## main
// bf16_unit
module bf16_unit
# (parameter G = 6) (
    input  clk,
    input  reset,
    input  [15:0] in1,
    input  [15:0] in2,
    input  [15:0] in3,
    input  [15:0] in4,
    input  [15:0] in5,
    input  [15:0] in6,
    input  [15:0] in7,
    input  [15:0] in8,
    input  [15:0] in9,
    input  [15:0] in10,
    input  [15:0] in11,
    input  [15:0] in12,
    input  [15:0] in13,
    input  [15:0] in14,
    input  [15:0] in15,
    input  [15:0] in16,
    input  [15:0] in17,
    input  [15:0] in18,
    input  [4:0] funct5,
    output wire [15:0] result
);
    reg [4:0] p1_funct5;
    reg [4:0] p2_funct5;
    reg [4:0] p3_funct5;
    reg [4:0] p4_funct5;
    reg [4:0] p5_funct5;
    reg [4:0] p6_funct5;
    reg [4:0] p7_funct5;
    reg [4:0] p8_funct5;
    reg [4:0] p9_funct5;
    reg [4:0] p10_funct5;
    reg [4:0] p11_funct5;
    reg [4:0] p12_funct5;
    reg [4:0] p13_funct5;
    reg [4:0] p14_funct5;
    reg [4:0] p15_funct5;
    reg [15:0] p1_in1;
    reg [15:0] p1_in2;
    reg [15:0] p1_in3;
    reg [15:0] p2_in1;
    reg [15:0] p2_in2;
    reg [15:0] p2_in3;
    reg [15:0] p3_in1;
    reg [15:0] p3_in2;
    reg [15:0] p3_in3;
    reg [15:0] p4_in1;
    reg [15:0] p4_in2;
    reg [15:0] p4_in3;
    reg [15:0] p5_in1;
    reg [15:0] p5_in2;
    reg [15:0] p5_in3;
    reg [15:0] p6_in1;
    reg [15:0] p6_in2;
    reg [15:0] p6_in3;
    reg [15:0] p7_in1;
    reg [15:0] p7_in2;
    reg [15:0] p7_in3; 
    reg [15:0] p8_in1;
    reg [15:0] p8_in2;
    reg [15:0] p8_in3; 
    reg [15:0] p9_in1;
    reg [15:0] p9_in2;
    reg [15:0] p9_in3; 
    wire [15:0] mux_mult_add_sub;
  ...
Settings: LEC_CHECK=0, ABC_AREA=1, CAP_MARGIN=25, CELL_PAD_IN_SITES_DETAIL_PLACEMENT=1, CELL_PAD_IN_SITES_GLOBAL_PLACEMENT=3, CORE_ASPECT_RATIO=1.08, CORE_MARGIN=2, CORE_UTILIZATION=51, CTS_CLUSTER_DIAMETER=80, CTS_CLUSTER_SIZE=22, GPL_ROUTABILITY_DRIVEN=1, GPL_TIMING_DRIVEN=0, HOLD_SLACK_MARGIN=0.18, MAX_ROUTING_LAYER=met5, MIN_ROUTING_LAYER=met2, PLACE_DENSITY=0.85, SLEW_MARGIN=30, TNS_END_PERCENT=75; clock period 13.8 ns.
run.sh (not shown) runs the stock make flow with config.mk's settings and CLKGATE_MAP_FILE=.
FAIL main @ global placement without I/O (3_1_place_gp_skip_io): tool exited with error
> inputs changed (main -> the feature branch)
==> flow/config.mk <==
export PLATFORM = sky130hd
export DESIGN_NAME = bf16_unit
export DESIGN_NICKNAME = bf16_unit
export VERILOG_FILES = /design/flow/design.v
export SDC_FILE = /design/flow/constraint.sdc
export NUM_CORES = 4
export LEC_CHECK = 0
export CAP_MARGIN = 20
export CORE_MARGIN = 2
export CORE_UTILIZATION = 9
export PLACE_DENSITY = 0.6
export SLEW_MARGIN = 20
==> flow/constraint.sdc <==
create_clock -name core_clock -period 11.4 [get_ports {clk}]
set_input_delay 2.2800 -clock core_clock [delete_from_list [all_inputs] [get_ports {clk}]]
set_output_delay 2.2800 -clock core_clock [all_outputs]
set_load 0.01 [all_outputs]
- The higher die size of the feature branch and main is in the feature branch.
- On adder-cell share of the synthesized area, the higher figure sits with the feature branch, not main.
- Between the feature branch and main, area of the synthesized netlist per yosys stat is lower for the feature branch, main comes in above that.
- Between the feature branch and main, the difference in number of synthesized flops with an enable pin is negligible.
- Both conditions hold for the feature branch: the flow ran to the end and the final layout passed the timing, DRC and antenna checks.
- The synthesized instance count in main is 1.4 times that in the feature branch.
- Die extent in x came out higher on the feature branch than on main.
- main → the feature branch: row count up about 120%; number of unique standard cell types used by synthesis shows an increase of 16.

---

Starting RTL as in the previous note.
export LEC_CHECK = 0
export ABC_AREA = 0
export CAP_MARGIN = 25
export CELL_PAD_IN_SITES_DETAIL_PLACEMENT = 1
export CELL_PAD_IN_SITES_GLOBAL_PLACEMENT = 3
export CORE_ASPECT_RATIO = 1.08
export CORE_MARGIN = 2
export CORE_UTILIZATION = 42
export CTS_CLUSTER_DIAMETER = 80
export CTS_CLUSTER_SIZE = 22
export GPL_ROUTABILITY_DRIVEN = 1
export GPL_TIMING_DRIVEN = 0
export HOLD_SLACK_MARGIN = 0.18
export MAX_ROUTING_LAYER = met4
export PLACE_DENSITY = 0.4
export SETUP_SLACK_MARGIN = 1.07
export SLEW_MARGIN = 20
export TNS_END_PERCENT = 75
create_clock -name core_clock -period 13.8 [get_ports {clk}]
The baseline completed with no timing, DRC or antenna violations.
Edit:
--- a/flow/config.mk
+++ b/flow/config.mk
@@ -8 +8 @@
-export ABC_AREA = 0
+export ABC_AREA = 1
@@ -20 +20 @@
-export MAX_ROUTING_LAYER = met4
+export MAX_ROUTING_LAYER = met5
@@ -22,2 +22 @@
-export SETUP_SLACK_MARGIN = 1.07
-export SLEW_MARGIN = 20
+export SLEW_MARGIN = 30
After rerunning:
- This time the run never finished: it broke off in 3_1_place_gp_skip_io
- die size is higher by 6.0%
- synthesized area increases by 6.0%
- synthesized cell count is higher by 37%
Edit:
--- a/flow/config.mk
+++ b/flow/config.mk
@@ -8 +8 @@
-export ABC_AREA = 1
+export ABC_AREA = 0
@@ -10,2 +9,0 @@
-export CELL_PAD_IN_SITES_DETAIL_PLACEMENT = 1
-export CELL_PAD_IN_SITES_GLOBAL_PLACEMENT = 3
@@ -18 +15,0 @@
-export GPL_TIMING_DRIVEN = 0
@@ -20 +16,0 @@
-export MAX_ROUTING_LAYER = met5
@@ -22,2 +18,2 @@
-export SLEW_MARGIN = 30
-export TNS_END_PERCENT = 75
+export SETUP_SLACK_MARGIN = -0.64
+export SLEW_MARGIN = 20
Outcome: With this change the flow completed with no timing, DRC or antenna violations. Die size shrinks by 5.7%. Area after synthesis shrinks by 5.7%. Synthesized cell count shrinks by 27%.
